== build 72 ==
// sdram_controller
module sdram_controller (
        input   clk,
        input   rst,
        output  sdram_cle,
        output  sdram_cs,
        output  sdram_cas,
        output  sdram_ras,
        output  sdram_we,
        output  sdram_dqm,
        output  [1:0]  sdram_ba,
        output  [12:0] sdram_a,
        input   [31:0] sdram_dqi,
        output  [31:0] sdram_dqo,
        input   [22:0] user_addr,    
        input   rw,                  
        input   [31:0] data_in,      
        output  [31:0] data_out,     
        output  busy,                
        input   in_valid,            
        output  out_valid            
    );
export LEC_CHECK = 0
export ABC_AREA = 1
export CAP_MARGIN = 20
export CORE_MARGIN = 2
export CORE_UTILIZATION = 72
export CTS_CLUSTER_SIZE = 49
export GPL_TIMING_DRIVEN = 1
export MAX_ROUTING_LAYER = met5
export PLACE_DENSITY_LB_ADDON = 0.0
export SETUP_SLACK_MARGIN = 0.58
export SLEW_MARGIN = 25
create_clock -name core_clock -period 2.04 [get_ports {clk}]
run.sh (not shown) runs the stock make flow with config.mk's settings and CLKGATE_MAP_FILE=.
Run status, build 72: aborted in 4_1_cts, error DPL-0038
The inputs of build 84 differ from those of build 72 as listed below.
--- a/flow/config.mk
+++ b/flow/config.mk
@@ -9,9 +9,8 @@
 export CAP_MARGIN = 20
 export CORE_MARGIN = 2
-export CORE_UTILIZATION = 72
-export CTS_CLUSTER_SIZE = 49
+export CORE_UTILIZATION = 57
+export CTS_CLUSTER_SIZE = 14
 export GPL_TIMING_DRIVEN = 1
 export MAX_ROUTING_LAYER = met5
-export PLACE_DENSITY_LB_ADDON = 0.0
-export SETUP_SLACK_MARGIN = 0.58
+export PLACE_DENSITY_LB_ADDON = 0.27
 export SLEW_MARGIN = 25
==> flow/constraint.sdc <==
create_clock -name core_clock -period 2.33 [get_ports {clk}]
set_input_delay 0.4660 -clock core_clock [delete_from_list [all_inputs] [get_ports {clk}]]
set_output_delay 0.4660 -clock core_clock [all_outputs]
set_load 0.01 [all_outputs]
Results
Build 84: flow complete, layout not clean; failing: negative setup slack
The higher core area of build 84 and build 72 is in build 84.
Summary of build 84 over build 72: width of the die +12%, die size +26%, placed wire-length estimate after detailed placement +about 2.6%.
Changes in build 79 relative to build 84:
==> flow/config.mk <==
export PLATFORM = sky130hd
export DESIGN_NAME = sdram_controller
export DESIGN_NICKNAME = sdram_controller
export VERILOG_FILES = /design/flow/design.v
export SDC_FILE = /design/flow/constraint.sdc
export NUM_CORES = 4
export LEC_CHECK = 0
export CAP_MARGIN = 20
export CORE_MARGIN = 2
export CORE_UTILIZATION = 40
export SLEW_MARGIN = 20
==> flow/constraint.sdc <==
create_clock -name core_clock -period 4.17 [get_ports {clk}]
set_input_delay 0.8340 -clock core_clock [delete_from_list [all_inputs] [get_ports {clk}]]
set_output_delay 0.8340 -clock core_clock [all_outputs]
set_load 0.01 [all_outputs]
==> comparison <==
Build 79 closes out successfully: all stages finished, all timing, DRC and antenna checks passed. From build 84 to build 79 the numbers moved as follows: length of routed met3 wiring has decreased, average wire length per cell after detail routing has decreased, total number of placement rows has increased.
Edits applied to the flow inputs when going from build 79 to build 89:
--- a/flow/config.mk
+++ b/flow/config.mk
@@ -9,3 +9,8 @@
 export CORE_MARGIN = 2
 export CORE_UTILIZATION = 40
+export CTS_CLUSTER_DIAMETER = 191
+export GPL_TIMING_DRIVEN = 0
+export HOLD_SLACK_MARGIN = -0.03
+export PLACE_DENSITY = 0.89
+export SETUP_SLACK_MARGIN = 0.45
 export SLEW_MARGIN = 20
==> flow/constraint.sdc <==
create_clock -name core_clock -period 4.2 [get_ports {clk}]
set_input_delay 0.8400 -clock core_clock [delete_from_list [all_inputs] [get_ports {clk}]]
set_output_delay 0.8400 -clock core_clock [all_outputs]
set_load 0.01 [all_outputs]
==> results <==
- To summarise build 89: no stage aborted, but the layout did not pass its checks, failing on negative setup slack.
- Build 89 vs. build 79: multi-input combinational cell area went up by 800 um^2.
- Build 79 consumes less power than build 89.
- On build 89: final cell area excluding filler cells is about 5% higher than what build 79 gave.
- Any difference in share of total power in the clock network between build 89 and build 79 is small enough to ignore.
- Sum of met3 wire segment lengths after detailed routing, build 79 and build 89: lower on build 79
- What build 79 reported for maximum frequency has to be multiplied by 0.806 to get the figure for build 89.
- Compared with build 79, in build 89 total via count in the routed design has increased; met1 global-route usage went down by 1.7 points.
The inputs of build 63 differ from those of build 89 as listed below.
--- a/flow/config.mk
+++ b/flow/config.mk
@@ -8,9 +8,4 @@
 export CAP_MARGIN = 20
 export CORE_MARGIN = 2
-export CORE_UTILIZATION = 40
-export CTS_CLUSTER_DIAMETER = 191
-export GPL_TIMING_DRIVEN = 0
-export HOLD_SLACK_MARGIN = -0.03
-export PLACE_DENSITY = 0.89
-export SETUP_SLACK_MARGIN = 0.45
+export CORE_UTILIZATION = 32
 export SLEW_MARGIN = 20
==> flow/constraint.sdc <==
create_clock -name core_clock -period 4.79 [get_ports {clk}]
set_input_delay 0.9580 -clock core_clock [delete_from_list [all_inputs] [get_ports {clk}]]
set_output_delay 0.9580 -clock core_clock [all_outputs]
set_load 0.01 [all_outputs]
### Flow results
Build 63 ended up with more standard cells than build 89.
When build 63 is set beside build 89, its buffering overhead turns out to be 3.2 points smaller.
Worst supply voltage drop on vdd delta (build 63 − build 89): favourable
Build 63: full flow OK, the timing, design-rule and antenna checks passed
Build 63 consumes less power than build 89 does.

Setup of the reference run:
Starting RTL as in the previous note.
Settings: LEC_CHECK=0, ABC_AREA=1, CAP_MARGIN=20, CORE_MARGIN=2, CORE_UTILIZATION=72, CTS_CLUSTER_SIZE=49, GPL_TIMING_DRIVEN=1, MAX_ROUTING_LAYER=met5, PLACE_DENSITY_LB_ADDON=0.0, SETUP_SLACK_MARGIN=0.2, SLEW_MARGIN=25, TNS_END_PERCENT=5; clock period 1.79 ns.
As the logs show, the reference run stopped at clock tree synthesis after a tool error, so it never reached the end of the flow.
--- input diff the reference run..the trial run ---
# the reference run
export LEC_CHECK = 0
export ABC_AREA = 1
export CAP_MARGIN = 20
export CORE_MARGIN = 2
export CORE_UTILIZATION = 72
export CTS_CLUSTER_SIZE = 49
export GPL_TIMING_DRIVEN = 1
export MAX_ROUTING_LAYER = met5
export PLACE_DENSITY_LB_ADDON = 0.0
export SETUP_SLACK_MARGIN = 0.2
export SLEW_MARGIN = 25
export TNS_END_PERCENT = 5
create_clock -name core_clock -period 1.79 [get_ports {clk}]
# the trial run
export LEC_CHECK = 0
export CAP_MARGIN = 20
export CORE_MARGIN = 2
export CORE_UTILIZATION = 40
export SETUP_SLACK_MARGIN = 1.06
export SLEW_MARGIN = 20
create_clock -name core_clock -period 4.17 [get_ports {clk}]
--- outcome ---
- Going from the reference run to the trial run, area share of and/or/nand/nor cells after synthesis shrinks by 13 points.
- Portion of the post-synthesis area used by sequential elements: the reference run and the trial run compared, lower one is the reference run
- Every stage of the flow completed for the trial run, and the final layout passed the timing, design-rule and antenna checks.
- [compare] base=the reference run new=the trial run: vertical die dimension rose by 31%, area after synthesis fell by 810 um^2, number of flops mapped to enable cells by yosys stayed essentially flat, die area rose by about 70%, setup slack at placement rose by 1.43 ns.
Power is estimated from default activity; no workload was simulated.
